**flow/run.sh**
```bash
#!/bin/bash
# the make line also repeats each setting of config.mk as NAME=value (left out here)
make -C /OpenROAD-flow-scripts/flow DESIGN_CONFIG=/design/flow/config.mk WORK_HOME=/design/flow/orfs CLKGATE_MAP_FILE= finish
```
**flow/config.mk**
```make
export PLATFORM = sky130hd
export DESIGN_NAME = spi_host
export DESIGN_NICKNAME = spi_host
export VERILOG_FILES = /design/flow/design.v
export SDC_FILE = /design/flow/constraint.sdc
export NUM_CORES = 4
export LEC_CHECK = 0
export CAP_MARGIN = 20
export CORE_MARGIN = 2
export CORE_UTILIZATION = 66
export CTS_CLUSTER_DIAMETER = 94
export CTS_CLUSTER_SIZE = 27
export GPL_ROUTABILITY_DRIVEN = 1
export MAX_ROUTING_LAYER = met4
export SETUP_SLACK_MARGIN = 0.22
export SLEW_MARGIN = 20
```
**flow/constraint.sdc**
```tcl
create_clock -name core_clock -period 4.37 [get_ports {s_axi_aclk}]
set_input_delay 0.8740 -clock core_clock [delete_from_list [all_inputs] [get_ports {s_axi_aclk}]]
set_output_delay 0.8740 -clock core_clock [all_outputs]
set_load 0.01 [all_outputs]
```
**flow/design.v**
```verilog
module spi_front (
    input clk,
    input spi_clk_in,
    input rst_n,
    output spi_clk_o,
    output spi_clk_t,
    output spi_mosi_o,
    output spi_mosi_t,
    input spi_miso_i,
    input [31:0] data_mosi,
    output [31:0] data_miso,
    input spi_begin,
    input spi_wide,
    output spi_busy
);
localparam SPI_STATE_IDLE = 0;
localparam SPI_STATE_ACTIVE = 1;
reg spi_state;
reg [4:0] spi_bit_ptr;
reg spi_clk_gate;
reg spi_busy_r;
reg [31:0]spi_tx_data;
reg [31:0]spi_rx_data;
reg [31:0]spi_rx_data_r;
assign spi_busy = spi_busy_r;
reg spi_clk_q;
wire spi_clk_fall = spi_clk_q & ~spi_clk_in;
wire spi_clk_rise = ~spi_clk_q & spi_clk_in;
always @(posedge clk or negedge rst_n) begin
    if(~rst_n) begin
        spi_clk_q <= 1'b0;
    end else begin
        spi_clk_q <= spi_clk_in;
    end
end
assign spi_clk_o = spi_clk_in & spi_clk_gate;
always @(posedge clk or negedge rst_n) begin
    if(~rst_n) begin
        spi_state <= SPI_STATE_IDLE;
        spi_bit_ptr <= 3'b0;
        spi_clk_gate <= 1'b0;
        spi_busy_r <= 1'b0;
        spi_tx_data <= 8'b0;
        spi_rx_data_r <= 32'b0;
    end else if(spi_clk_fall) begin
        case (spi_state)
            SPI_STATE_IDLE:begin
                if(spi_begin)begin
                    spi_state <= SPI_STATE_ACTIVE;
                    spi_bit_ptr <= {{2{spi_wide}},3'h7};
                    spi_clk_gate <= 1'b1;
                    spi_busy_r <= 1'b1;
                    spi_tx_data <= data_mosi;
                end
            end
            SPI_STATE_ACTIVE:begin
                if(~|spi_bit_ptr)begin
                    spi_state <= SPI_STATE_IDLE;
                    spi_bit_ptr <= 3'h0;
                    spi_clk_gate <= 1'b0;
                    spi_busy_r <= 1'b0;
                    spi_rx_data_r <= spi_rx_data;
                end else begin
                    spi_bit_ptr <= spi_bit_ptr - 3'b1;
                end
            end
            default: begin
                spi_state <= SPI_STATE_IDLE;
                spi_bit_ptr <= 3'b0;
                spi_clk_gate <= 1'b0;
                spi_busy_r <= 1'b0; 
            end
        endcase
    end
end
reg spi_mosi_r;
assign spi_mosi_o = spi_mosi_r;
always @(*) begin
    case (spi_bit_ptr)
        5'd1: spi_mosi_r = spi_tx_data[1];
        5'd2: spi_mosi_r = spi_tx_data[2];
        5'd3: spi_mosi_r = spi_tx_data[3];
        5'd4: spi_mosi_r = spi_tx_data[4];
        5'd5: spi_mosi_r = spi_tx_data[5];
        5'd6: spi_mosi_r = spi_tx_data[6];
        5'd7: spi_mosi_r = spi_tx_data[7];
        5'd8: spi_mosi_r = spi_tx_data[8];
        5'd9: spi_mosi_r = spi_tx_data[9];
        5'd10: spi_mosi_r = spi_tx_data[10];
        5'd11: spi_mosi_r = spi_tx_data[11];
        5'd12: spi_mosi_r = spi_tx_data[12];
        5'd13: spi_mosi_r = spi_tx_data[13];
        5'd14: spi_mosi_r = spi_tx_data[14];
        5'd15: spi_mosi_r = spi_tx_data[15];
        5'd16: spi_mosi_r = spi_tx_data[16];
        5'd17: spi_mosi_r = spi_tx_data[17];
        5'd18: spi_mosi_r = spi_tx_data[18];
        5'd19: spi_mosi_r = spi_tx_data[19];
        5'd20: spi_mosi_r = spi_tx_data[20];
        5'd21: spi_mosi_r = spi_tx_data[21];
        5'd22: spi_mosi_r = spi_tx_data[22];
        5'd23: spi_mosi_r = spi_tx_data[23];
        5'd24: spi_mosi_r = spi_tx_data[24];
        5'd25: spi_mosi_r = spi_tx_data[25];
        5'd26: spi_mosi_r = spi_tx_data[26];
        5'd27: spi_mosi_r = spi_tx_data[27];
        5'd28: spi_mosi_r = spi_tx_data[28];
        5'd29: spi_mosi_r = spi_tx_data[29];
        5'd30: spi_mosi_r = spi_tx_data[30];
        5'd31: spi_mosi_r = spi_tx_data[31];
        default: spi_mosi_r = spi_tx_data[0];
    endcase
end
assign data_miso = spi_rx_data_r;
always @(posedge clk or negedge rst_n) begin
    if(~rst_n) begin
        spi_rx_data <= 8'b0;
    end else if(spi_clk_rise && spi_busy_r) begin
        spi_rx_data <= {spi_rx_data[30:0],spi_miso_i};
    end else begin
        spi_rx_data <= spi_rx_data;
    end
end
endmodule
module spi_host #
	(
		parameter C_S_AXIS_TDATA_WIDTH = 32,
		parameter integer C_S_AXI_DATA_WIDTH	= 32,
		parameter integer C_S_AXI_ADDR_WIDTH	= 8,
		parameter integer SPI_CS_WIDTH	= 16
	) (
	input spi_clk_i,
	output spi_clk_o,
	output spi_clk_t,
	input spi_mosi_i,
	output spi_mosi_o,
	output spi_mosi_t,
	input spi_miso_i,
	output spi_miso_o,
	output spi_miso_t,
	input [SPI_CS_WIDTH - 1:0]spi_cs_i,
	output [SPI_CS_WIDTH - 1:0]spi_cs_o,
	output [SPI_CS_WIDTH - 1:0]spi_cs_t,
	input  s_axi_aclk,
	input  s_axi_aresetn,
	input [C_S_AXI_ADDR_WIDTH-1 : 0] s_axi_awaddr,
	input  s_axi_awvalid,
	output  s_axi_awready,
	input [C_S_AXI_DATA_WIDTH-1 : 0] s_axi_wdata,
	input  s_axi_wvalid,
	output  s_axi_wready,
	output [1 : 0] s_axi_bresp,
	output  s_axi_bvalid,
	input  s_axi_bready,
	input [C_S_AXI_ADDR_WIDTH-1 : 0] s_axi_araddr,
	input  s_axi_arvalid,
	output  s_axi_arready,
	output [C_S_AXI_DATA_WIDTH-1 : 0] s_axi_rdata,
	output [1 : 0] s_axi_rresp,
	output  s_axi_rvalid,
	input  s_axi_rready,
	output  s_axis_tready,
	input [C_S_AXIS_TDATA_WIDTH-1 : 0] s_axis_tdata,
	input  s_axis_tlast,
	input  s_axis_tvalid,
	input  m_axis_tready,
	output [C_S_AXIS_TDATA_WIDTH-1 : 0] m_axis_tdata,
	output  m_axis_tlast,
	output  m_axis_tvalid
);
localparam integer OP_STATUS_ADDR = 0;
localparam integer DATA_ACCESS_ADDR = 4;
localparam integer SPI_CS_W1C_ADDR = 8;
localparam integer SPI_CHIP_SEL_ADDR = 12;
localparam integer SPI_CS_W1S_ADDR = 16;
localparam integer SPI_CTL_ADDR = 20;
localparam integer SPI_CLK_SPCL_ADDR = 24;
localparam integer SPI_BURST_CNT_ADDR = 28;
wire rst_n;
assign rst_n = s_axi_aresetn;
reg [C_S_AXI_ADDR_WIDTH-1:0]awaddr_r;
wire aw_success;
assign aw_success = s_axi_awvalid & s_axi_awready;
reg [C_S_AXI_ADDR_WIDTH-1:0]araddr_r;
wire ar_success;
assign ar_success = s_axi_arvalid & s_axi_arready;
wire spi_state_is_idle;
assign spi_state_is_idle = (spi_control_state == AXI_SPI_STATE_IDLE);
always @(posedge s_axi_aclk or negedge rst_n ) begin
	if(~rst_n)begin
		awaddr_r <= 0;
	end else if(spi_state_is_idle && aw_success) begin
		awaddr_r <= s_axi_awaddr;
	end else begin
		awaddr_r <= awaddr_r;
	end
end
always @(posedge s_axi_aclk or negedge rst_n ) begin
	if(~rst_n)begin
		araddr_r <= 0;
	end else if(ar_success) begin
		araddr_r <= s_axi_araddr;
	end else begin
		araddr_r <= araddr_r;
	end
end
wire [C_S_AXI_ADDR_WIDTH-1:0]awaddr_active;
assign awaddr_active = aw_success ? s_axi_awaddr : awaddr_r;
wire [C_S_AXI_ADDR_WIDTH-1:0]araddr_active;
assign araddr_active = ar_success ? s_axi_araddr : araddr_r;
reg [1:0] axi_mm_if_state ;
reg ar_ready;
wire r_valid;
assign r_valid = ~ar_ready;
assign s_axi_arready = ar_ready;
assign s_axi_rvalid = r_valid & spi_state_is_idle;
always @(posedge s_axi_aclk or negedge rst_n) begin
	if(~rst_n)begin
		ar_ready <= 1'b1;
	end else if(s_axi_arready && s_axi_arvalid) begin
		ar_ready <= 1'b0;
	end else if(s_axi_rready && s_axi_rvalid) begin
		ar_ready <= 1'b1;
	end
end
assign s_axi_rresp = 2'b0;
assign s_axi_awready = spi_state_is_idle;
assign s_axi_wready = spi_state_is_idle;
assign w_ready = spi_state_is_idle;
assign s_axi_bresp = 2'b0;
reg b_valid;
assign s_axi_bvalid = b_valid;
assign s_axi_bvalid = b_valid;
always @(posedge s_axi_aclk or negedge rst_n) begin
	if(~rst_n)begin
		b_valid <= 1'b0;
	end else if(s_axi_wready && s_axi_wvalid && ~b_valid) begin
		b_valid <= 1'b1;
	end else if(s_axi_bready && b_valid) begin
		b_valid <= 1'b0;
	end
end
wire w_success;
assign w_success = s_axi_wvalid & s_axi_wready;
wire r_success;
assign r_success = s_axi_rvalid & s_axi_rready;
localparam AXI_SPI_STATE_IDLE = 5;
localparam AXI_SPI_STATE_MM_ARMED = 0;
localparam AXI_SPI_STATE_MM_ACTIVE = 1;
localparam AXI_SPI_STATE_S_ARMED = 2;
localparam AXI_SPI_STATE_S_ACTIVE = 3;
reg [2:0]spi_control_state ;
	wire spi_mode_stream;
reg [31:0]spi_tx_data;
reg [31:0]spi_strm_b_len;
	wire spi_strm_b_len_nz;
	assign spi_strm_b_len_nz = |spi_strm_b_len;
reg spi_front_begin;
	wire spi_front_wide;
	assign spi_front_wide = spi_control_state[1];
	wire spi_front_busy;
reg s_axis_tready_r;
reg s_axis_tlast_r;
reg m_axis_tvalid_r;
reg m_axis_tlast_r;
assign s_axis_tready = s_axis_tready_r;
assign m_axis_tvalid = m_axis_tvalid_r;
assign m_axis_tlast = m_axis_tlast_r;
always @(posedge s_axi_aclk or negedge rst_n) begin
	if(~rst_n)begin
		s_axis_tlast_r <= 1'b0;
	end else if (s_axis_tvalid && s_axis_tready) begin
		s_axis_tlast_r <= s_axis_tlast;
	end
end
always @(posedge s_axi_aclk or negedge rst_n) begin
	if(~rst_n)begin
		spi_control_state <= AXI_SPI_STATE_IDLE;
		spi_tx_data <= 32'h0;
		spi_strm_b_len <= 32'h0;
		spi_front_begin <= 1'b0;
		s_axis_tready_r <= 1'b0;
		m_axis_tvalid_r <= 1'b0;
		m_axis_tlast_r <= 1'b0;
	end else begin
		case (spi_control_state)
			AXI_SPI_STATE_IDLE : begin
				if (w_success && awaddr_active == DATA_ACCESS_ADDR) begin
					spi_control_state <= AXI_SPI_STATE_MM_ARMED;
					spi_tx_data <= s_axi_wdata;
					spi_front_begin <= 1'b1;
				end else if (w_success && awaddr_active == SPI_BURST_CNT_ADDR) begin
					spi_control_state <= AXI_SPI_STATE_S_ARMED;
					spi_strm_b_len <= s_axi_wdata;
					spi_front_begin <= spi_strm_s2mm;
					s_axis_tready_r <= 1'b1;
					m_axis_tvalid_r <= 1'b0;
					m_axis_tlast_r <= 1'b0;
				end else begin
					if(s_axis_tvalid & s_axis_tready) begin
						s_axis_tready_r <= 1'b0;
					end
					if(m_axis_tvalid & m_axis_tready)begin
						m_axis_tvalid_r <= 1'b0; 
						m_axis_tlast_r <= 1'b0;
					end
				end
			end
			AXI_SPI_STATE_MM_ARMED : begin
				if (spi_front_busy) begin
					spi_control_state <= AXI_SPI_STATE_MM_ACTIVE;
					spi_front_begin <= 1'b0;
				end
			end
			AXI_SPI_STATE_MM_ACTIVE : begin
				if (~spi_front_busy) begin
					spi_control_state <= AXI_SPI_STATE_IDLE;
				end
			end
			AXI_SPI_STATE_S_ARMED : begin
				if (spi_front_busy) begin
					spi_control_state <= AXI_SPI_STATE_S_ACTIVE;
					spi_strm_b_len <= spi_strm_b_len - 32'b1;
					spi_front_begin <= 1'b0;
				end else if(s_axis_tvalid & s_axis_tready) begin
					spi_front_begin <= 1'b1;
					spi_tx_data <= stream_word_odrered;
					s_axis_tready_r <= 1'b0;
					m_axis_tvalid_r <= 1'b0;
				end else if(m_axis_tvalid & m_axis_tready)begin
					spi_front_begin <= 1'b1;
					s_axis_tready_r <= 1'b0;
					m_axis_tvalid_r <= 1'b0;
				end
			end
			AXI_SPI_STATE_S_ACTIVE : begin
				if (~spi_front_busy && spi_strm_b_len_nz) begin
					if(s_axis_tlast_r && ~spi_strm_s2mm) begin
						spi_control_state <= AXI_SPI_STATE_IDLE;
						spi_strm_b_len <= 32'h0;
						s_axis_tready_r <= 1'b1;
						m_axis_tvalid_r <= spi_strm_s2mm;
						m_axis_tlast_r <= spi_strm_s2mm;
					end else begin
						spi_control_state <= AXI_SPI_STATE_S_ARMED;
						s_axis_tready_r <= 1'b1;
						m_axis_tvalid_r <= spi_strm_s2mm;
					end
				end else if (~spi_front_busy && ~spi_strm_b_len_nz) begin
					spi_control_state <= AXI_SPI_STATE_IDLE;
					spi_strm_b_len <= 32'h0;
					s_axis_tready_r <= 1'b1;
					m_axis_tvalid_r <= spi_strm_s2mm;
					m_axis_tlast_r <= spi_strm_s2mm;
				end
			end 
			default: begin
				spi_control_state <= AXI_SPI_STATE_IDLE;
				spi_tx_data <= 32'h0;
				spi_strm_b_len <= 32'h0;
				spi_front_begin <= 1'b0;
				s_axis_tready_r <= 1'b0;
				m_axis_tvalid_r <= 1'b0;
				m_axis_tlast_r <= 1'b0;
			end
		endcase
	end
end
reg [15:0]spi_ctl_reg;
	always @(posedge s_axi_aclk or negedge rst_n) begin
		if(~rst_n)begin
			spi_ctl_reg <= 0;
		end else if(w_success && awaddr_active == SPI_CTL_ADDR && spi_state_is_idle)begin
			spi_ctl_reg <= s_axi_wdata[15:0];
		end else begin
			spi_ctl_reg <= spi_ctl_reg;
		end
	end
wire spi_strm_s2mm;
assign spi_strm_s2mm = spi_ctl_reg[15];
wire [4:0]stream_byte_order;
assign stream_byte_order = spi_ctl_reg[4:0];
localparam STREAM_BYTE_ORDER_0123 = 5'd0;
localparam STREAM_BYTE_ORDER_0132 = 5'd1;
localparam STREAM_BYTE_ORDER_0213 = 5'd2;
localparam STREAM_BYTE_ORDER_0231 = 5'd3;
localparam STREAM_BYTE_ORDER_0312 = 5'd4;
localparam STREAM_BYTE_ORDER_0321 = 5'd5;
localparam STREAM_BYTE_ORDER_1023 = 5'd6;
localparam STREAM_BYTE_ORDER_1032 = 5'd7;
localparam STREAM_BYTE_ORDER_1203 = 5'd8;
localparam STREAM_BYTE_ORDER_1230 = 5'd9;
localparam STREAM_BYTE_ORDER_1302 = 5'd10;
localparam STREAM_BYTE_ORDER_1320 = 5'd11;
localparam STREAM_BYTE_ORDER_2013 = 5'd12;
localparam STREAM_BYTE_ORDER_2031 = 5'd13;
localparam STREAM_BYTE_ORDER_2103 = 5'd14;
localparam STREAM_BYTE_ORDER_2130 = 5'd15;
localparam STREAM_BYTE_ORDER_2301 = 5'd16;
localparam STREAM_BYTE_ORDER_2310 = 5'd17;
localparam STREAM_BYTE_ORDER_3012 = 5'd18;
localparam STREAM_BYTE_ORDER_3021 = 5'd19;
localparam STREAM_BYTE_ORDER_3102 = 5'd20;
localparam STREAM_BYTE_ORDER_3120 = 5'd21;
localparam STREAM_BYTE_ORDER_3201 = 5'd22;
localparam STREAM_BYTE_ORDER_3210 = 5'd23;
reg [31:0] stream_word_odrered;
always @ (*)begin
	case (stream_byte_order)
		STREAM_BYTE_ORDER_0123 : stream_word_odrered = {s_axis_tdata[7:0], s_axis_tdata[15:8], s_axis_tdata[23:16], s_axis_tdata[31:24]};
		STREAM_BYTE_ORDER_0132 : stream_word_odrered = {s_axis_tdata[7:0], s_axis_tdata[15:8], s_axis_tdata[31:24], s_axis_tdata[23:16]};
		STREAM_BYTE_ORDER_0213 : stream_word_odrered = {s_axis_tdata[7:0], s_axis_tdata[23:16], s_axis_tdata[15:8], s_axis_tdata[31:24]};
		STREAM_BYTE_ORDER_0231 : stream_word_odrered = {s_axis_tdata[7:0], s_axis_tdata[23:16], s_axis_tdata[31:24], s_axis_tdata[15:8]};
		STREAM_BYTE_ORDER_0312 : stream_word_odrered = {s_axis_tdata[7:0], s_axis_tdata[31:24], s_axis_tdata[15:8], s_axis_tdata[23:16]};
		STREAM_BYTE_ORDER_0321 : stream_word_odrered = {s_axis_tdata[7:0], s_axis_tdata[31:24], s_axis_tdata[23:16], s_axis_tdata[15:8]};
		STREAM_BYTE_ORDER_1023 : stream_word_odrered = {s_axis_tdata[15:8], s_axis_tdata[7:0], s_axis_tdata[23:16], s_axis_tdata[31:24]};
		STREAM_BYTE_ORDER_1032 : stream_word_odrered = {s_axis_tdata[15:8], s_axis_tdata[7:0], s_axis_tdata[31:24], s_axis_tdata[23:16]};
		STREAM_BYTE_ORDER_1203 : stream_word_odrered = {s_axis_tdata[15:8], s_axis_tdata[23:16], s_axis_tdata[7:0], s_axis_tdata[31:24]};
		STREAM_BYTE_ORDER_1230 : stream_word_odrered = {s_axis_tdata[15:8], s_axis_tdata[23:16], s_axis_tdata[31:24], s_axis_tdata[7:0]};
		STREAM_BYTE_ORDER_1302 : stream_word_odrered = {s_axis_tdata[15:8], s_axis_tdata[31:24], s_axis_tdata[7:0], s_axis_tdata[23:16]};
		STREAM_BYTE_ORDER_1320 : stream_word_odrered = {s_axis_tdata[15:8], s_axis_tdata[31:24], s_axis_tdata[23:16], s_axis_tdata[7:0]};
		STREAM_BYTE_ORDER_2013 : stream_word_odrered = {s_axis_tdata[23:16], s_axis_tdata[7:0], s_axis_tdata[15:8], s_axis_tdata[31:24]};
		STREAM_BYTE_ORDER_2031 : stream_word_odrered = {s_axis_tdata[23:16], s_axis_tdata[7:0], s_axis_tdata[31:24], s_axis_tdata[15:8]};
		STREAM_BYTE_ORDER_2103 : stream_word_odrered = {s_axis_tdata[23:16], s_axis_tdata[15:8], s_axis_tdata[7:0], s_axis_tdata[31:24]};
		STREAM_BYTE_ORDER_2130 : stream_word_odrered = {s_axis_tdata[23:16], s_axis_tdata[15:8], s_axis_tdata[31:24], s_axis_tdata[7:0]};
		STREAM_BYTE_ORDER_2301 : stream_word_odrered = {s_axis_tdata[23:16], s_axis_tdata[31:24], s_axis_tdata[7:0], s_axis_tdata[15:8]};
		STREAM_BYTE_ORDER_2310 : stream_word_odrered = {s_axis_tdata[23:16], s_axis_tdata[31:24], s_axis_tdata[15:8], s_axis_tdata[7:0]};
		STREAM_BYTE_ORDER_3012 : stream_word_odrered = {s_axis_tdata[31:24], s_axis_tdata[7:0], s_axis_tdata[15:8], s_axis_tdata[23:16]};
		STREAM_BYTE_ORDER_3021 : stream_word_odrered = {s_axis_tdata[31:24], s_axis_tdata[7:0], s_axis_tdata[23:16], s_axis_tdata[15:8]};
		STREAM_BYTE_ORDER_3102 : stream_word_odrered = {s_axis_tdata[31:24], s_axis_tdata[15:8], s_axis_tdata[7:0], s_axis_tdata[23:16]};
		STREAM_BYTE_ORDER_3120 : stream_word_odrered = {s_axis_tdata[31:24], s_axis_tdata[15:8], s_axis_tdata[23:16], s_axis_tdata[7:0]};
		STREAM_BYTE_ORDER_3201 : stream_word_odrered = {s_axis_tdata[31:24], s_axis_tdata[23:16], s_axis_tdata[7:0], s_axis_tdata[15:8]};
		STREAM_BYTE_ORDER_3210 : stream_word_odrered = {s_axis_tdata[31:24], s_axis_tdata[23:16], s_axis_tdata[15:8], s_axis_tdata[7:0]};
		default: stream_word_odrered = {s_axis_tdata[7:0], s_axis_tdata[15:8], s_axis_tdata[23:16], s_axis_tdata[31:24]};
	endcase
end
	reg [15:0]spi_clk_pscl;
	reg [3:0]spi_clk_pscl_sel;
	reg spi_clk_gen;
	always @(posedge s_axi_aclk or negedge rst_n) begin
		if(~rst_n)begin
			spi_clk_pscl_sel <= 1;
		end else if(w_success && awaddr_active == SPI_CLK_SPCL_ADDR && spi_state_is_idle)begin
			spi_clk_pscl_sel <= s_axi_wdata[3:0];
		end else begin
			spi_clk_pscl_sel <= spi_clk_pscl_sel;
		end
	end
	always @(*)begin
		case(spi_clk_pscl_sel)
		4'h0: spi_clk_gen = 1'b0;
		4'h1: spi_clk_gen = spi_clk_pscl[0];
		4'h2: spi_clk_gen = spi_clk_pscl[1];
		4'h3: spi_clk_gen = spi_clk_pscl[2];
		4'h4: spi_clk_gen = spi_clk_pscl[3];
		4'h5: spi_clk_gen = spi_clk_pscl[4];
		4'h6: spi_clk_gen = spi_clk_pscl[5];
		4'h7: spi_clk_gen = spi_clk_pscl[6];
		4'h8: spi_clk_gen = spi_clk_pscl[7];
		4'h9: spi_clk_gen = spi_clk_pscl[8];
		4'hA: spi_clk_gen = spi_clk_pscl[9];
		4'hB: spi_clk_gen = spi_clk_pscl[10];
		4'hC: spi_clk_gen = spi_clk_pscl[11];
		4'hD: spi_clk_gen = spi_clk_pscl[12];
		4'hE: spi_clk_gen = spi_clk_pscl[13];
		4'hF: spi_clk_gen = spi_clk_pscl[14];
		default: spi_clk_gen = spi_clk_pscl[15];
		endcase
	end
	always @(posedge s_axi_aclk or negedge rst_n) begin
		if(~rst_n)begin
			spi_clk_pscl <= 16'b0;
		end else begin
			spi_clk_pscl <= spi_clk_pscl + 1;
		end
	end
	reg [SPI_CS_WIDTH-1:0]chip_sel_r;
	always @(posedge s_axi_aclk or negedge rst_n) begin
		if(~rst_n)begin
			chip_sel_r <= 16'hFFFF;
		end else if(w_success && awaddr_active == SPI_CHIP_SEL_ADDR && spi_state_is_idle)begin
			chip_sel_r <= s_axi_wdata[SPI_CS_WIDTH-1:0];
		end else if(w_success && awaddr_active == SPI_CS_W1C_ADDR && spi_state_is_idle)begin
			chip_sel_r <= chip_sel_r & ~s_axi_wdata[SPI_CS_WIDTH-1:0];
		end else if(w_success && awaddr_active == SPI_CS_W1S_ADDR && spi_state_is_idle)begin
			chip_sel_r <= chip_sel_r | s_axi_wdata[SPI_CS_WIDTH-1:0];
		end else begin
			chip_sel_r <= chip_sel_r;
		end
	end
	assign spi_cs_o = chip_sel_r;
wire [31:0]spi_front_tx_data;
assign spi_front_tx_data = spi_tx_data | {32{spi_strm_s2mm}};
wire [31:0]spi_front_rx_data;
assign m_axis_tdata = {spi_front_rx_data[7:0],spi_front_rx_data[15:8],spi_front_rx_data[23:16],spi_front_rx_data[31:24]};
spi_front front(
    .clk(s_axi_aclk),
    .spi_clk_in(spi_clk_gen),
    .rst_n(rst_n),
    .spi_clk_o(spi_clk_o),
    .spi_mosi_o(spi_mosi_o),
    .spi_miso_i(spi_miso_i),
    .data_mosi(spi_front_tx_data),
    .data_miso(spi_front_rx_data),
    .spi_begin(spi_front_begin),
    .spi_wide(spi_front_wide),
    .spi_busy(spi_front_busy)
);
assign spi_clk_t = 1'b0; 
assign spi_mosi_t = 1'b0; 
assign spi_miso_t = 1'b1; 
assign spi_miso_o = 1'b1; 
assign spi_cs_t = 16'b0; 
reg [C_S_AXI_DATA_WIDTH-1:0]s_axi_rdata_r;
assign s_axi_rdata = s_axi_rdata_r;
	always @(*) begin
		case (araddr_active)
			DATA_ACCESS_ADDR : s_axi_rdata_r = spi_front_rx_data ; 	 
			SPI_CHIP_SEL_ADDR : s_axi_rdata_r = {16'h0,chip_sel_r} ;		 
			OP_STATUS_ADDR : s_axi_rdata_r = {31'h000,spi_front_busy} ;	 
			SPI_CLK_SPCL_ADDR : s_axi_rdata_r = {20'h000,spi_clk_pscl_sel};  
			SPI_CTL_ADDR : s_axi_rdata_r = {16'h000,spi_ctl_reg};  
			default: s_axi_rdata_r = 32'h67676767;
		endcase
	end
endmodule
```
==> results.cfg, run 1 <==
; generated from flow reports
[final_timing]
layout_worst_path_cycle_share_pct = 95.2
final.setup_skew_ns = 0.0206
grt_setup_unrepaired = yes
hold-worst-slack_ns = 0.450
finalCriticalPeriod_ns = 4.16
report.final.hold_viol_count = 0
worst_pin_slew_ns = 1.10
setup_tns_ns = 0
setup_slack_ns = 0.210
drv_slew = 0
worst_slew_margin_rel_pct = 26.3
setup_viol = 0
max_clock_freq_mhz = 240

[synth]
synthArstFlopShare_pct = 100
ys_ff = 245
yosys_warnings = 3
post_synth_and_or_nand_nor_area_fraction_pct = 15.2
synth-xor-area-share_pct = 1.09
mux_share_pct = 9.96
synth_adder_area_share_pct = 0.733
yosys.cell_count.top_type = sky130_fd_sc_hd__dfrtp_1
ys_types = 74
syn-instance-count = 1459
synth_stat.cells = 1459
aoi_share_pct = 22.4
topCellsByArea = sky130_fd_sc_hd__dfrtp_1 (41%), sky130_fd_sc_hd__mux2_2 (8.2%), sky130_fd_sc_hd__a21oi_1 (4.9%), sky130_fd_sc_hd__nor2_1 (4.6%), sky130_fd_sc_hd__nand2_1 (4.0%)
postSynthSeqShare_pct = 45.1
syn_area_mm2 = 0.0137
avgSynthCellArea_um2 = 9.36
area_share_top_type_pct = 41.2
synth.yosys.chip_area_mm2 = 0.0137
edf_count = 0
synthDominantAreaCellType = sky130_fd_sc_hd__dfrtp_1
dominantRegCellSynth = sky130_fd_sc_hd__dfrtp_1
yosys-dominant-comb-family = AND-OR/OR-AND gates
common_cells = sky130_fd_sc_hd__dfrtp_1 (225), sky130_fd_sc_hd__nor2_1 (166), sky130_fd_sc_hd__nand2_1 (144)

[clock_tree]
clk_latency_ns = 0.49
cts-buffers-inserted = 13
clkTransAtPathRegs_ns = 0.10
cts_tree = done
ctsLongestPathBuffers = 3
h-tree-depth = 1
clkSinkCount = 245
root_buffer = sky130_fd_sc_hd__clkbuf_16
cts_hold_buffers = 0

[floorplanning]
die_ar_mm2 = 0.0219
die_width_um = 148
die_height_um = 148
io_pins = 223
core_util_floorplan_pct = 67.3
rows = 52
core_area_mm2 = 0.0203

[global_routing]
global_route.usage.total_pct = 37.5
first_global_vias = 11544
final_global_route_overflow_total = 0
grt_max_degree = 125
grt_antenna_before_repair = 1
wire_length_of_the_first_global_routing_pass_um = 63000

[critical_path]
setup.worst_path.start = s_axi_arvalid
critical_path.endpoint_type = output pin
worst_setup_sp_type = primary input
critical_path.max_fanout = 9
cp_num_buf_inv = 6
critPathSlowestCell = sky130_fd_sc_hd__clkdlybuf4s50_1
cpPeakStageDelay_ns = 0.54
timing.reg2reg.setup_slack_ns = 1.12
worstPathCellList = clkdlybuf4s50_1 > nand2_4 > buf_4 > mux2i_2 > inv_2 > buf_6 > o21ai_2 > nor2_4 > buf_12 > nand2_1 > nand2_1 > clkdlybuf4s50_1
worstPathArrival_ns = 3.29
rr_startpoint = spi_strm_b_len[20]
reg2reg_depth = 6
worst_path_dominant_cell_family = buffers and inverters
worst_ep_required_time_ns = 3.50
critical_path.reg2reg.endpoint = spi_strm_b_len[3]
path_depth = 12
worstSetupEndpoint = s_axi_rdata[21]
worstSetupPathType = primary input to output pin

[power]
power_clock_mw = 1.32
pwr-share-clk_pct = 15.9
pwr-share-seq_pct = 40.1
cellInternalPower_mw = 4.91
cell_leakage_power_nw = 6.85
combinationalPowerShare_pct = 44.0
power_switching_mw = 3.34
p_sw_share_pct = 40.5
power-per-cell-area_mw_per_mm2 = 510
power_combinational_mw = 3.63
power.ir.vdd_worst_mv = 0.421
seq_cell_power_mw = 3.31
largestPowerGroup = combinational logic

[routing]
antenna_left = 0
post_drt_wl_per_cell_um = 21.9
average_via_count_per_standard_cell = 6.65
totalWireLength_um = 41000
drt-initial-drc-count = 1568
via_count = 12470
first_pass_iters = 9
remaining_drc_errors = 0

[job]
max_cap_violations = 0
tool_warnings = 55

[final_layout]
finalNonFillerCells = 1876
flow.area_growth_from_synthesis_pct = 18.4
nNetsFinal = 1717
post-route-cell-area_mm2 = 0.0162

[place]
place_hpwl_um = 28000
placed_cell_count = 1845
place_area_mm2 = 0.0156
finalWeightedCongestion = 1.03
io_buffers = 180
place_ws_ns = -0.383

[worst_hold_path]
min-delay-path-class = primary input to async pin

[status]
result_of_the_run = timing/DRC/antenna clean
==> routing by layer <==
layer	vias up	track usage, %	part of all wire, %
met5	-	-	0
met4	0	14.0	4.4
met3	130	5.25	10
met2	765	56.4	46
met1	6000	52.5	39
li1	5575	-	-
==> stage by stage <==
stage	power [mW]	util, %
floorplan	5.64	-
global placement	6.61	76.8
detailed placement	6.74	76.8
CTS	8.09	79.0
global route	8.70	79.7
finish	8.25	79.7
==> area by class of cell <==
class,instances,area [um^2]
Multi-Input combinational cell,1086,6930
Fill cell,1318,4130
Inverter,22,82.6
Timing Repair Buffer,232,2300
Sequential cell,245,6160
Clock inverter,2,25.0
Antenna cell,1,2.50
Tap cell,270,338
Clock buffer,18,344
==> what timing repair did <==
item / in CTS / in global routing
resized: 13 / 19
pin swaps: 1 / 2
endpoints found under the setup margin: 28 / 31
buffers inserted: 7 / 1
gates cloned: 0 / 2
==> run 2, diff against run 1 <==
CORE_UTILIZATION = 40   (was 66)
CTS_CLUSTER_DIAMETER = unset   (was 94)
CTS_CLUSTER_SIZE = unset   (was 27)
GPL_ROUTABILITY_DRIVEN = unset   (was 1)
MAX_ROUTING_LAYER = unset   (was met4)
PLACE_DENSITY = 0.6   (was unset)
SETUP_SLACK_MARGIN = unset   (was 0.22)
clock period = 5.09 ns   (was 4.37 ns; I/O delays follow)
==> results.cfg, run 2 <==
; generated from flow reports
[status]
result_of_the_run = timing/DRC/antenna clean

[critical_path]
cp_num_buf_inv = 3
setup.worst_path.start = s_axi_arvalid
worstSetupEndpoint = s_axi_rdata[9]
worstSetupPathType = primary input to output pin
critical_path.endpoint_type = output pin
critical_path.max_fanout = 17
critical_path.reg2reg.endpoint = spi_tx_data[19]
critPathSlowestCell = sky130_fd_sc_hd__a211oi_4
worst_ep_required_time_ns = 4.07
timing.reg2reg.setup_slack_ns = 1.67
most_frequent_cell_on_the_critical_path = sky130_fd_sc_hd__clkdlybuf4s50_1
worst_path_dominant_cell_family = buffers and inverters
rr_startpoint = spi_control_state[2]
cpPeakStageDelay_ns = 0.59
worstPathArrival_ns = 3.82
path_depth = 9
worst_setup_sp_type = primary input
reg2reg_depth = 8
worstPathCellList = clkdlybuf4s50_1 > nand2_1 > mux2i_1 > buf_4 > nor2_1 > nor3_1 > a211oi_4 > o21ai_0 > clkdlybuf4s50_1

[place]
place_area_mm2 = 0.0157
place_ws_ns = -0.0770
io_buffers = 180
finalWeightedCongestion = 0.888
place_hpwl_um = 29100

[job]
tool_warnings = 51
max_cap_violations = 0

[worst_hold_path]
worstHoldStart = awaddr_r[1]
min-delay-path-class = flip-flop to flip-flop
min_delay_worst_endpoint = awaddr_r[1]
worstHoldPathCells = 2

[synth]
edf_count = 0
synth_stat.cells = 1459
postSynthSeqShare_pct = 45.1
common_cells = sky130_fd_sc_hd__dfrtp_1 (225), sky130_fd_sc_hd__nor2_1 (166), sky130_fd_sc_hd__nand2_1 (144)
syn-instance-count = 1459
ys_types = 74
mux_share_pct = 9.96
syn_area_mm2 = 0.0137
post_synth_and_or_nand_nor_area_fraction_pct = 15.2
synthArstFlopShare_pct = 100
synthDominantAreaCellType = sky130_fd_sc_hd__dfrtp_1
ys_ff = 245
yosys-dominant-comb-family = AND-OR/OR-AND gates
aoi_share_pct = 22.4
yosys.cell_count.top_type = sky130_fd_sc_hd__dfrtp_1
dominantRegCellSynth = sky130_fd_sc_hd__dfrtp_1
synth.yosys.chip_area_mm2 = 0.0137
topCellsByArea = sky130_fd_sc_hd__dfrtp_1 (41%), sky130_fd_sc_hd__mux2_2 (8.2%), sky130_fd_sc_hd__a21oi_1 (4.9%), sky130_fd_sc_hd__nor2_1 (4.6%), sky130_fd_sc_hd__nand2_1 (4.0%)
synth_adder_area_share_pct = 0.733
yosys_warnings = 3
synth-xor-area-share_pct = 1.09
avgSynthCellArea_um2 = 9.36
area_share_top_type_pct = 41.2

[clock_tree]
h-tree-depth = 1
ctsLongestPathBuffers = 3
clkSinkCount = 245
cts_tree = done
clkTransAtPathRegs_ns = 0.05
root_buffer = sky130_fd_sc_hd__clkbuf_16
clk_latency_ns = 0.56
count_of_buffers_added_by_post_cts_timing_repair_for_setup = 0
cts-buffers-inserted = 28

[final_layout]
nNetsFinal = 1708
post-route-cell-area_mm2 = 0.0166
flow.area_growth_from_synthesis_pct = 21.8

[global_routing]
grt_antenna_before_repair = 0
top_usage_layer = met2
first_global_vias = 11298
global_route.usage.total_pct = 22.9
grt_util_met1_pct = 33.8
wire_length_of_the_first_global_routing_pass_um = 65200
grt_max_degree = 116
grt_use_met3_pct = 4.21
use_met2_pct = 34.8
final_global_route_overflow_total = 0

[final_timing]
hold-worst-slack_ns = 0.473
setup_viol = 0
worst_pin_slew_ns = 1.09
layout_worst_path_cycle_share_pct = 95.1
setup_slack_ns = 0.250
finalCriticalPeriod_ns = 4.84
final.setup_skew_ns = 0.0217
drv_slew = 0
max_clock_freq_mhz = 207
grt_setup_unrepaired = no
worst_slew_margin_rel_pct = 27.0
report.final.hold_viol_count = 0

[power]
power.ir.vdd_worst_mv = 0.326
p_sw_share_pct = 38.0
cell_leakage_power_nw = 6.93
pwr-share-clk_pct = 26.2
seq_cell_power_mw = 2.85
cellInternalPower_mw = 4.83
largestPowerGroup = combinational logic
power_switching_mw = 2.95
power_combinational_mw = 2.89
power-per-cell-area_mw_per_mm2 = 468
combinationalPowerShare_pct = 37.1
finalPower_mw = 7.79
power_clock_mw = 2.04
pwr-share-seq_pct = 36.6

[floorplanning]
die_height_um = 189
die_width_um = 189
rows = 67
core_util_floorplan_pct = 40.6
die_ar_mm2 = 0.0356
core_area_mm2 = 0.0336
io_pins = 223

[routing]
first_pass_iters = 9
totalWireLength_um = 41500
average_via_count_per_standard_cell = 5.74
antenna_left = 0
post_drt_wl_per_cell_um = 20.1
via_count = 11821
remaining_drc_errors = 0
antenna_cells_inserted = 0
drt-initial-drc-count = 1166
-- run 2: repair_timing --
item	CTS	global route
hold buffers	0	0
setup endpoints to repair	7	3
pin swaps	0	1
resized	1	0
-- run 2: stage by stage --
step / cells / utilization, % / TNS (ns)
after floorplan: 1481 / - / 0
after global placement: 2009 / 46.7 / 0
after detailed placement: 2009 / 46.7 / -0.271
after CTS: 2061 / 49.5 / 0
after global routing: 2061 / 49.5 / 0
final: 2061 / 49.5 / 0
-- run 2: layout make-up --
type / instances / area, um^2
multi-input cells: 1086 / 6860
repair buffers: 208 / 2040
fillers: 3165 / 17000
well taps: 448 / 561
clock buffers: 41 / 810
clock inverters: 11 / 125
inverters: 22 / 82.6
flip-flops and latches: 245 / 6160
-- run 2: metal layers --
| metal | share of wire [%] | up-vias | wire [um] |
|---|---|---|---|
| met2 | 45 | 430 | 18500 |
| met1 | 46 | 5799 | 19100 |
| met3 | 7.6 | 49 | 3140 |
| met5 | 0 | - | 0 |
| li1 | - | 5543 | - |
| met4 | 1.9 | 0 | 794 |
==> run 3, diff against run 2 <==
CORE_UTILIZATION = 72   (was 40)
CTS_CLUSTER_SIZE = 78   (was unset)
GPL_ROUTABILITY_DRIVEN = 1   (was unset)
MAX_ROUTING_LAYER = met4   (was unset)
PLACE_DENSITY = unset   (was 0.6)
SETUP_SLACK_MARGIN = -0.7   (was unset)
clock period = 13.9 ns   (was 5.09 ns; I/O delays follow)
==> results.cfg, run 3 <==
; generated from flow reports
[clock_tree]
ctsResizeCount = 0
root_buffer = sky130_fd_sc_hd__clkbuf_16
cts_tree = done
clkSinkCount = 245
ctsLongestPathBuffers = 3
clkTransAtPathRegs_ns = 0.06
h-tree-depth = 1
cts-buffers-inserted = 26
clk_latency_ns = 0.54
count_of_buffers_added_by_post_cts_timing_repair_for_setup = 0
cts_hold_buffers = 0

[worst_hold_path]
min-delay-path-class = flip-flop to flip-flop
worstHoldPathCells = 2
min_delay_worst_endpoint = awaddr_r[0]
worstHoldStart = awaddr_r[0]

[critical_path]
critical_path.max_fanout = 20
reg2reg_depth = 7
cp_num_buf_inv = 3
worstSetupPathType = primary input to output pin
critPathSlowestCell = sky130_fd_sc_hd__a211oi_4
path_depth = 9
worstSetupEndpoint = s_axi_rdata[13]
cpPeakStageDelay_ns = 0.68
worstPathArrival_ns = 6.68
worst_path_dominant_cell_family = buffers and inverters
critical_path.endpoint_type = output pin
worstPathCellList = clkdlybuf4s50_1 > nand2_1 > mux2i_1 > inv_1 > nor2_1 > nor3_1 > a211oi_4 > o21ai_0 > clkdlybuf4s50_1
rr_startpoint = spi_control_state[2]
timing.reg2reg.setup_slack_ns = 9.98
worst_setup_sp_type = primary input
most_frequent_cell_on_the_critical_path = sky130_fd_sc_hd__clkdlybuf4s50_1
worst_ep_required_time_ns = 11.12
critical_path.reg2reg.endpoint = spi_strm_b_len[6]
setup.worst_path.start = s_axi_arvalid

[routing]
remaining_drc_errors = 0
post_drt_wl_per_cell_um = 24.6
antenna_left = 0
average_via_count_per_standard_cell = 7.24
first_pass_iters = 12
via_count = 13250
drt-initial-drc-count = 1933
totalWireLength_um = 45100

[final_layout]
utilization_pct = 87.3
post-route-cell-area_mm2 = 0.0163
nNetsFinal = 1689
flow.area_growth_from_synthesis_pct = 19.2

[floorplanning]
io_pins = 223
core_util_floorplan_pct = 73.3
rows = 50
die_height_um = 142
die_ar_mm2 = 0.0201
die_width_um = 142
core_area_mm2 = 0.0186

[synth]
synth_adder_area_share_pct = 0.733
synthArstFlopShare_pct = 100
synth.yosys.chip_area_mm2 = 0.0137
syn-instance-count = 1459
yosys_warnings = 3
avgSynthCellArea_um2 = 9.36
ys_types = 74
ys_ff = 245
common_cells = sky130_fd_sc_hd__dfrtp_1 (225), sky130_fd_sc_hd__nor2_1 (166), sky130_fd_sc_hd__nand2_1 (144)
topCellsByArea = sky130_fd_sc_hd__dfrtp_1 (41%), sky130_fd_sc_hd__mux2_2 (8.2%), sky130_fd_sc_hd__a21oi_1 (4.9%), sky130_fd_sc_hd__nor2_1 (4.6%), sky130_fd_sc_hd__nand2_1 (4.0%)
post_synth_and_or_nand_nor_area_fraction_pct = 15.2
dominantRegCellSynth = sky130_fd_sc_hd__dfrtp_1
aoi_share_pct = 22.4
synth-xor-area-share_pct = 1.09
syn_area_mm2 = 0.0137
mux_share_pct = 9.96
area_share_top_type_pct = 41.2
postSynthSeqShare_pct = 45.1
edf_count = 0
synthDominantAreaCellType = sky130_fd_sc_hd__dfrtp_1
yosys.cell_count.top_type = sky130_fd_sc_hd__dfrtp_1
yosys-dominant-comb-family = AND-OR/OR-AND gates
synth_stat.cells = 1459

[power]
largestPowerGroup = combinational logic
seq_cell_power_mw = 1.06
power_switching_mw = 1.14
pwr-share-seq_pct = 36.3
power_clock_mw = 0.774
power_combinational_mw = 1.09
combinationalPowerShare_pct = 37.3
p_sw_share_pct = 39.0
power-per-cell-area_mw_per_mm2 = 180
cell_leakage_power_nw = 6.87
power.ir.vdd_worst_mv = 0.159
pwr-share-clk_pct = 26.4
cellInternalPower_mw = 1.79

[final_timing]
layout_worst_path_cycle_share_pct = 68.1
worst_pin_slew_ns = 1.14
final.setup_skew_ns = 0.0139
drv_slew = 0
finalCriticalPeriod_ns = 9.46
report.final.hold_viol_count = 0
hold-worst-slack_ns = 0.483
grt_setup_unrepaired = no
setup_tns_ns = 0
worst_slew_margin_rel_pct = 23.9
max_clock_freq_mhz = 106
setup_viol = 0

[global_routing]
final_global_route_overflow_total = 0
grt_max_degree = 103
global_route.usage.total_pct = 45.2
first_global_vias = 12651
grt_antenna_before_repair = 4
wire_length_of_the_first_global_routing_pass_um = 69300

[place]
place_hpwl_um = 27800
io_buffers = 180
place_area_mm2 = 0.0153
finalWeightedCongestion = 0.972

[job]
tool_warnings = 53
max_cap_violations = 0

[status]
result_of_the_run = timing/DRC/antenna clean
## run 3: layout make-up
cell class	instances	area [um^2]
tap	234	293
antenna	4	10.0
clock inverter	13	199
fill	865	2370
timing repair buffer	191	1890
clock buffer	35	766
multi-input combinational	1086	6880
inverter	22	82.6
sequential	245	6160
## run 3: through the flow
| stage | power [mW] | instances | setup slack (ns) |
|---|---|---|---|
| finish | 2.93 | 1830 | 4.44 |
| global route | 3.05 | 1830 | 4.30 |
| CTS | 2.87 | 1826 | 4.30 |
| detailed placement | 2.06 | 1778 | 4.53 |
| global placement | 2.01 | 1778 | 4.73 |
| floorplan | 1.77 | 1481 | 6.45 |
## run 3: routing by layer
layer / track usage, % / share of wire [%]
met4: 24.3 / 6.9
met2: 70.1 / 46
met1: 56.2 / 35
met5: - / 0
met3: 9.45 / 11
==> run 4, diff against run 3 <==
CAP_MARGIN = 35   (was 20)
CELL_PAD_IN_SITES_DETAIL_PLACEMENT = 2   (was unset)
CORE_UTILIZATION = 40   (was 72)
CTS_CLUSTER_SIZE = unset   (was 78)
GPL_ROUTABILITY_DRIVEN = unset   (was 1)
HOLD_SLACK_MARGIN = 0.08   (was unset)
MAX_ROUTING_LAYER = unset   (was met4)
PLACE_DENSITY = 0.6   (was unset)
SETUP_SLACK_MARGIN = unset   (was -0.7)
SLEW_MARGIN = 25   (was 20)
TNS_END_PERCENT = 85   (was unset)
clock period = 10.0 ns   (was 13.9 ns; I/O delays follow)
==> results.cfg, run 4 <==
; generated from flow reports
[clock_tree]
h-tree-depth = 1
clk_latency_ns = 0.60
count_of_buffers_added_by_post_cts_timing_repair_for_setup = 0
clkTransAtPathRegs_ns = 0.07
root_buffer = sky130_fd_sc_hd__clkbuf_16
ctsResizeCount = 0
clkSinkCount = 245
cts_hold_buffers = 0
ctsLongestPathBuffers = 3
cts_tree = done
cts-buffers-inserted = 29

[power]
seq_cell_power_mw = 1.50
cell_leakage_power_nw = 7.02
power.ir.vdd_worst_mv = 0.148
power_combinational_mw = 1.79
largestPowerGroup = combinational logic
power_switching_mw = 1.94
power-per-cell-area_mw_per_mm2 = 271
pwr-share-clk_pct = 27.9
power_clock_mw = 1.27
cellInternalPower_mw = 2.63
combinationalPowerShare_pct = 39.2
p_sw_share_pct = 42.5
pwr-share-seq_pct = 32.9

[place]
place_hpwl_um = 40500
place_area_mm2 = 0.0157
finalWeightedCongestion = 0.922
io_buffers = 180

[synth]
yosys.cell_count.top_type = sky130_fd_sc_hd__dfrtp_1
dominantRegCellSynth = sky130_fd_sc_hd__dfrtp_1
ys_types = 74
edf_count = 0
postSynthSeqShare_pct = 45.1
synthDominantAreaCellType = sky130_fd_sc_hd__dfrtp_1
topCellsByArea = sky130_fd_sc_hd__dfrtp_1 (41%), sky130_fd_sc_hd__mux2_2 (8.2%), sky130_fd_sc_hd__a21oi_1 (4.9%), sky130_fd_sc_hd__nor2_1 (4.6%), sky130_fd_sc_hd__nand2_1 (4.0%)
yosys-dominant-comb-family = AND-OR/OR-AND gates
avgSynthCellArea_um2 = 9.36
syn_area_mm2 = 0.0137
mux_share_pct = 9.96
area_share_top_type_pct = 41.2
common_cells = sky130_fd_sc_hd__dfrtp_1 (225), sky130_fd_sc_hd__nor2_1 (166), sky130_fd_sc_hd__nand2_1 (144)
post_synth_and_or_nand_nor_area_fraction_pct = 15.2
yosys_warnings = 3
aoi_share_pct = 22.4
synth_stat.cells = 1459
syn-instance-count = 1459
synth-xor-area-share_pct = 1.09
synth.yosys.chip_area_mm2 = 0.0137
synth_adder_area_share_pct = 0.733
ys_ff = 245
synthArstFlopShare_pct = 100

[critical_path]
worst_setup_sp_type = primary input
worst_path_dominant_cell_family = buffers and inverters
critical_path.reg2reg.endpoint = spi_strm_b_len[7]
timing.reg2reg.setup_slack_ns = 5.63
worstPathArrival_ns = 6.04
critPathSlowestCell = sky130_fd_sc_hd__a211oi_2
worst_ep_required_time_ns = 8.00
worstSetupPathType = primary input to output pin
reg2reg_depth = 8
cp_num_buf_inv = 4
critical_path.max_fanout = 20
critical_path.endpoint_type = output pin
worstPathCellList = clkdlybuf4s50_1 > nand2_1 > mux2i_1 > inv_1 > nor2_1 > nor3_1 > a211oi_2 > buf_4 > nand2_1 > clkdlybuf4s50_1
cpPeakStageDelay_ns = 0.61
setup.worst_path.start = s_axi_arvalid
rr_startpoint = spi_control_state[2]
worstSetupEndpoint = s_axi_rdata[21]
path_depth = 10

[final_timing]
finalCriticalPeriod_ns = 8.04
max_clock_freq_mhz = 124
layout_worst_path_cycle_share_pct = 80.4
grt_setup_unrepaired = no
worst_pin_slew_ns = 0.987
report.final.hold_viol_count = 0
worst_slew_margin_rel_pct = 33.9
final.setup_skew_ns = 0.0316
setup_viol = 0
drv_slew = 0
setup_tns_ns = 0

[routing]
via_count = 13805
remaining_drc_errors = 0
totalWireLength_um = 69000
drt-initial-drc-count = 1611
post_drt_wl_per_cell_um = 33.5
first_pass_iters = 8
average_via_count_per_standard_cell = 6.70
antenna_left = 0

[worst_hold_path]
worstHoldPathCells = 1
worstHoldStart = spi_clk_pscl[14]
min_delay_worst_endpoint = spi_clk_pscl[14]
min-delay-path-class = flip-flop to flip-flop

[floorplanning]
core_area_mm2 = 0.0336
die_width_um = 189
core_util_floorplan_pct = 40.6
die_ar_mm2 = 0.0356
rows = 67
io_pins = 223
die_height_um = 189

[global_routing]
final_global_route_overflow_total = 0
wire_length_of_the_first_global_routing_pass_um = 98700
first_global_vias = 14937
grt_antenna_before_repair = 2
global_route.usage.total_pct = 36.4
grt_max_degree = 99

[job]
max_cap_violations = 0
tool_warnings = 49

[final_layout]
nFillCells = 3414
post-route-cell-area_mm2 = 0.0168
nNetsFinal = 1707
flow.area_growth_from_synthesis_pct = 23.2

[status]
result_of_the_run = timing/DRC/antenna clean
## run 4: area by class of cell
type	instances	area [um^2]	share of cell area, %
Clock inverter	17	292	1.73
Multi-Input combinational cell	1086	6870	40.8
Inverter	22	82.6	0.491
Antenna cell	1	2.50	0.0149
Timing Repair Buffer	206	2080	12.3
Sequential cell	245	6160	36.6
Tap cell	448	561	3.33
Clock buffer	36	792	4.71
## run 4: per-layer routing
layer  vias up  track usage (%)  share of wire (%)
li1       5535                -                  -
met1      7018             42.3                 36
met2       910             61.7                 48
met3       340             7.25                8.1
met4         2             22.9                7.8
met5         -                0              0.020
## run 4: metrics by stage
step | hold WS, ns | setup slack (ns) | utilization [%] | power [mW] | instances
2_1_floorplan | 0.440 | 4.11 | - | 2.46 | 1481
3_3_place_gp | 0.458 | 2.26 | 46.3 | 2.86 | 1995
3_5_place_dp | 0.494 | 2.30 | 46.6 | 3.08 | 2001
4_1_cts | 0.491 | 2.12 | 49.8 | 4.45 | 2054
5_1_grt | 0.513 | 1.81 | 50.1 | 4.70 | 2060
6_report | 0.490 | 1.96 | 50.1 | 4.57 | 2061
==> run 5, diff against run 4 <==
CAP_MARGIN = 20   (was 35)
CELL_PAD_IN_SITES_DETAIL_PLACEMENT = unset   (was 2)
CORE_UTILIZATION = 72   (was 40)
CTS_CLUSTER_DIAMETER = 94   (was unset)
CTS_CLUSTER_SIZE = 13   (was unset)
GPL_ROUTABILITY_DRIVEN = 1   (was unset)
HOLD_SLACK_MARGIN = unset   (was 0.08)
MAX_ROUTING_LAYER = met4   (was unset)
PLACE_DENSITY = unset   (was 0.6)
PLACE_DENSITY_LB_ADDON = 0.26   (was unset)
SETUP_SLACK_MARGIN = 0.61   (was unset)
SLEW_MARGIN = 20   (was 25)
TNS_END_PERCENT = unset   (was 85)
clock period = 4.27 ns   (was 10.0 ns; I/O delays follow)
==> results.cfg, run 5 <==
; generated from flow reports
[status]
result_of_the_run = timing/DRC/antenna clean

[power]
power_combinational_mw = 4.02
pwr-share-seq_pct = 36.5
power_clock_mw = 1.91
seq_cell_power_mw = 3.40
largestPowerGroup = combinational logic
pwr-share-clk_pct = 20.5
power_switching_mw = 3.88
p_sw_share_pct = 41.6
finalPower_mw = 9.32
power-per-cell-area_mw_per_mm2 = 565
power.ir.vdd_worst_mv = 0.517
combinationalPowerShare_pct = 43.1
cell_leakage_power_nw = 7.03
cellInternalPower_mw = 5.45

[synth]
ys_ff = 245
synth_stat.cells = 1459
yosys-dominant-comb-family = AND-OR/OR-AND gates
synth.yosys.chip_area_mm2 = 0.0137
synthDominantAreaCellType = sky130_fd_sc_hd__dfrtp_1
edf_count = 0
syn_area_mm2 = 0.0137
post_synth_and_or_nand_nor_area_fraction_pct = 15.2
dominantRegCellSynth = sky130_fd_sc_hd__dfrtp_1
yosys.cell_count.top_type = sky130_fd_sc_hd__dfrtp_1
syn-instance-count = 1459
postSynthSeqShare_pct = 45.1
synth-xor-area-share_pct = 1.09
yosys_warnings = 3
area_share_top_type_pct = 41.2
avgSynthCellArea_um2 = 9.36
mux_share_pct = 9.96
topCellsByArea = sky130_fd_sc_hd__dfrtp_1 (41%), sky130_fd_sc_hd__mux2_2 (8.2%), sky130_fd_sc_hd__a21oi_1 (4.9%), sky130_fd_sc_hd__nor2_1 (4.6%), sky130_fd_sc_hd__nand2_1 (4.0%)
synthArstFlopShare_pct = 100
common_cells = sky130_fd_sc_hd__dfrtp_1 (225), sky130_fd_sc_hd__nor2_1 (166), sky130_fd_sc_hd__nand2_1 (144)
ys_types = 74
aoi_share_pct = 22.4
synth_adder_area_share_pct = 0.733

[routing]
first_pass_iters = 13
post_drt_wl_per_cell_um = 26.7
antenna_left = 0
drt-initial-drc-count = 2275
remaining_drc_errors = 0
totalWireLength_um = 50000
average_via_count_per_standard_cell = 7.41
via_count = 13863

[floorplanning]
die_ar_mm2 = 0.0201
core_util_floorplan_pct = 73.3
io_pins = 223
die_height_um = 142
rows = 50
core_area_mm2 = 0.0186
die_width_um = 142

[final_timing]
hold-worst-slack_ns = 0.267
setup_viol = 0
max_clock_freq_mhz = 247
worst_pin_slew_ns = 1.08
worst_slew_margin_rel_pct = 27.7
final.setup_skew_ns = 0.0387
grt_setup_unrepaired = yes
drv_slew = 0
setup_slack_ns = 0.220
setup_tns_ns = 0
report.final.hold_viol_count = 0
layout_worst_path_cycle_share_pct = 94.8
finalCriticalPeriod_ns = 4.05

[critical_path]
critical_path.max_fanout = 5
cpPeakStageDelay_ns = 0.59
worstPathArrival_ns = 3.20
cp_num_buf_inv = 2
worst_ep_required_time_ns = 3.42
worstSetupEndpoint = s_axi_rdata[6]
critical_path.endpoint_type = output pin
worstSetupPathType = flip-flop to output pin
critical_path.reg2reg.endpoint = front.spi_rx_data_r[31]
critPathSlowestCell = sky130_fd_sc_hd__dfstp_2
worst_path_dominant_cell_family = AND-OR/OR-AND gates
worstPathCellList = nand2_4 > mux2i_4 > buf_6 > nor2_4 > nor3_4 > a211oi_4 > o21ai_0 > dlygate4sd2_1
timing.reg2reg.setup_slack_ns = 1.10
path_depth = 8
rr_startpoint = spi_clk_pscl_sel[0]
worst_setup_sp_type = flip-flop
setup.worst_path.start = ar_ready
reg2reg_depth = 6

[place]
place_area_mm2 = 0.0155
place_hpwl_um = 29000
io_buffers = 180
placed_cell_count = 1807
place_ws_ns = 0.0405
finalWeightedCongestion = 0.977

[job]
tool_warnings = 52
max_cap_violations = 0

[global_routing]
grt_use_met3_pct = 8.84
wire_length_of_the_first_global_routing_pass_um = 71600
top_usage_layer = met2
global_route.usage.total_pct = 47.1
use_met2_pct = 73.6
grt_antenna_before_repair = 2
grt_max_degree = 99
final_global_route_overflow_total = 0
grt_util_met1_pct = 58.7
first_global_vias = 12908

[worst_hold_path]
min-delay-path-class = primary input to async pin

[final_layout]
finalNonFillerCells = 1871
flow.area_growth_from_synthesis_pct = 20.7
nNetsFinal = 1733
post-route-cell-area_mm2 = 0.0165
nFillCells = 844
utilization_pct = 88.4

[clock_tree]
cts_tree = done
clk_latency_ns = 0.54
ctsLongestPathBuffers = 3
h-tree-depth = 1
cts-buffers-inserted = 22
clkSinkCount = 245
clkTransAtPathRegs_ns = 0.07
cts_hold_buffers = 0
root_buffer = sky130_fd_sc_hd__clkbuf_16
run 5: timing repair:
action                                  CTS  global route
resized                                 122            48
pin swaps                                10            13
endpoints found under the setup margin   33            32
endpoints found under the hold margin     0             0
setup buffers                             9             8
gates cloned                              2             0
run 5: layout make-up:
cell class              instances  area (um^2)  area share (%)
clock inverters                 1         16.3          0.0986
inverters                      22         87.6           0.531
flip-flops and latches        245         6160            37.4
diodes                          5         12.5          0.0759
clock buffers                  39          624            3.79
multi-input cells            1086         7040            42.7
well taps                     234          293            1.78
repair buffers                239         2250            13.7
run 5: metal layers:
layer / vias to the layer above / share of wire (%)
li1: 5616 / -
met4: 0 / 8.6
met1: 6525 / 33
met5: - / 0
met3: 387 / 13
met2: 1335 / 45
==> run 6, diff against run 5 <==
CAP_MARGIN = 35   (was 20)
CELL_PAD_IN_SITES_DETAIL_PLACEMENT = 0   (was unset)
CELL_PAD_IN_SITES_GLOBAL_PLACEMENT = 3   (was unset)
CORE_ASPECT_RATIO = 0.67   (was unset)
CORE_UTILIZATION = 40   (was 72)
CTS_CLUSTER_DIAMETER = unset   (was 94)
CTS_CLUSTER_SIZE = unset   (was 13)
GPL_ROUTABILITY_DRIVEN = unset   (was 1)
MAX_ROUTING_LAYER = unset   (was met4)
PLACE_DENSITY = 0.6   (was unset)
PLACE_DENSITY_LB_ADDON = unset   (was 0.26)
SETUP_SLACK_MARGIN = 1.69   (was 0.61)
SLEW_MARGIN = 0   (was 20)
TNS_END_PERCENT = 85   (was unset)
clock period = 13.3 ns   (was 4.27 ns; I/O delays follow)
==> results.cfg, run 6 <==
; generated from flow reports
[final_layout]
nNetsFinal = 1706
flow.area_growth_from_synthesis_pct = 21.2
finalNonFillerCells = 2067
post-route-cell-area_mm2 = 0.0166

[job]
tool_warnings = 53
max_cap_violations = 0

[power]
p_sw_share_pct = 39.5
combinationalPowerShare_pct = 39.1
power_switching_mw = 1.17
power_combinational_mw = 1.16
cell_leakage_power_nw = 6.89
power-per-cell-area_mw_per_mm2 = 179
power_clock_mw = 0.737
pwr-share-seq_pct = 36.1
pwr-share-clk_pct = 24.9
seq_cell_power_mw = 1.07
finalPower_mw = 2.96
largestPowerGroup = combinational logic
cellInternalPower_mw = 1.79
power.ir.vdd_worst_mv = 0.0988

[synth]
syn_area_mm2 = 0.0137
synth-xor-area-share_pct = 1.09
avgSynthCellArea_um2 = 9.36
common_cells = sky130_fd_sc_hd__dfrtp_1 (225), sky130_fd_sc_hd__nor2_1 (166), sky130_fd_sc_hd__nand2_1 (144)
synthArstFlopShare_pct = 100
yosys-dominant-comb-family = AND-OR/OR-AND gates
yosys_warnings = 3
area_share_top_type_pct = 41.2
topCellsByArea = sky130_fd_sc_hd__dfrtp_1 (41%), sky130_fd_sc_hd__mux2_2 (8.2%), sky130_fd_sc_hd__a21oi_1 (4.9%), sky130_fd_sc_hd__nor2_1 (4.6%), sky130_fd_sc_hd__nand2_1 (4.0%)
edf_count = 0
syn-instance-count = 1459
post_synth_and_or_nand_nor_area_fraction_pct = 15.2
aoi_share_pct = 22.4
synth_adder_area_share_pct = 0.733
synth.yosys.chip_area_mm2 = 0.0137
dominantRegCellSynth = sky130_fd_sc_hd__dfrtp_1
ys_ff = 245
mux_share_pct = 9.96
synth_stat.cells = 1459
yosys.cell_count.top_type = sky130_fd_sc_hd__dfrtp_1
ys_types = 74
synthDominantAreaCellType = sky130_fd_sc_hd__dfrtp_1
postSynthSeqShare_pct = 45.1

[routing]
first_pass_iters = 7
totalWireLength_um = 45300
post_drt_wl_per_cell_um = 21.9
via_count = 11817
average_via_count_per_standard_cell = 5.72
antenna_left = 0
drt-initial-drc-count = 1248
remaining_drc_errors = 0

[critical_path]
worstSetupPathType = primary input to output pin
reg2reg_depth = 8
critPathSlowestCell = sky130_fd_sc_hd__nor2_1
cpPeakStageDelay_ns = 0.84
worstPathArrival_ns = 6.10
timing.reg2reg.setup_slack_ns = 9.99
setup.worst_path.start = s_axi_arvalid
worst_setup_sp_type = primary input
rr_startpoint = spi_control_state[2]
path_depth = 9
critical_path.reg2reg.endpoint = spi_tx_data[6]
cp_num_buf_inv = 4
critical_path.max_fanout = 24
critical_path.endpoint_type = output pin
worst_path_dominant_cell_family = buffers and inverters
worstPathCellList = clkdlybuf4s50_1 > nand2_1 > mux2i_1 > buf_4 > inv_1 > nor2_1 > a21oi_1 > nor2_1 > clkdlybuf4s50_1
worst_ep_required_time_ns = 10.64
worstSetupEndpoint = s_axi_rdata[7]

[place]
place_area_mm2 = 0.0157
place_hpwl_um = 31600
placed_cell_count = 2016
io_buffers = 180
finalWeightedCongestion = 0.834
place_ws_ns = 4.58

[status]
result_of_the_run = timing/DRC/antenna clean

[floorplanning]
rows = 55
core_area_mm2 = 0.0337
die_ar_mm2 = 0.0357
die_width_um = 230
io_pins = 223
core_util_floorplan_pct = 40.5
die_height_um = 155

[global_routing]
grt_antenna_before_repair = 1
final_global_route_overflow_total = 0
wire_length_of_the_first_global_routing_pass_um = 69700
global_route.usage.total_pct = 25.2
first_global_vias = 11137
grt_max_degree = 109

[final_timing]
layout_worst_path_cycle_share_pct = 65.8
grt_setup_unrepaired = no
setup_slack_ns = 4.54
drv_slew = 0
worst_slew_margin_rel_pct = 28.7
max_clock_freq_mhz = 114
setup_tns_ns = 0
final.setup_skew_ns = 0.0262
report.final.hold_viol_count = 0
setup_viol = 0
worst_pin_slew_ns = 1.07
finalCriticalPeriod_ns = 8.76

[worst_hold_path]
min_delay_worst_endpoint = awaddr_r[6]
min-delay-path-class = flip-flop to flip-flop
worstHoldStart = awaddr_r[6]
worstHoldPathCells = 2

[clock_tree]
cts-buffers-inserted = 27
clkTransAtPathRegs_ns = 0.06
root_buffer = sky130_fd_sc_hd__clkbuf_16
cts_hold_buffers = 0
ctsResizeCount = 0
ctsLongestPathBuffers = 3
count_of_buffers_added_by_post_cts_timing_repair_for_setup = 0
cts_tree = done
clk_latency_ns = 0.56
clkSinkCount = 245
h-tree-depth = 1
==> run 6: cell type report <==
cell class	count	area [um^2]
multi-input combinational	1086	6850
antenna	1	2.50
inverter	22	82.6
clock inverter	13	104
fill	3223	17200
sequential	245	6160
timing repair buffer	207	2030
clock buffer	37	753
tap	456	571
==> run 6: stage by stage <==
step	utilization, %	hold slack (ns)
2_1_floorplan	-	0.440
6_report	49.1	0.480
3_3_place_gp	46.3	0.460
4_1_cts	49.1	0.473
3_5_place_dp	46.5	0.460
5_1_grt	49.1	0.494
==> run 6: per-layer routing <==
layer	GRT usage [%]	vias to the layer above	part of all wire [%]	wire, um
met3	3.79	48	6.1	2750
met2	35.2	361	41	18600
li1	-	5576	-	-
met4	4.24	0	1.5	674
met1	40.8	5832	51	23300
met5	0	-	0	0
Power is estimated from default activity; no workload was simulated.
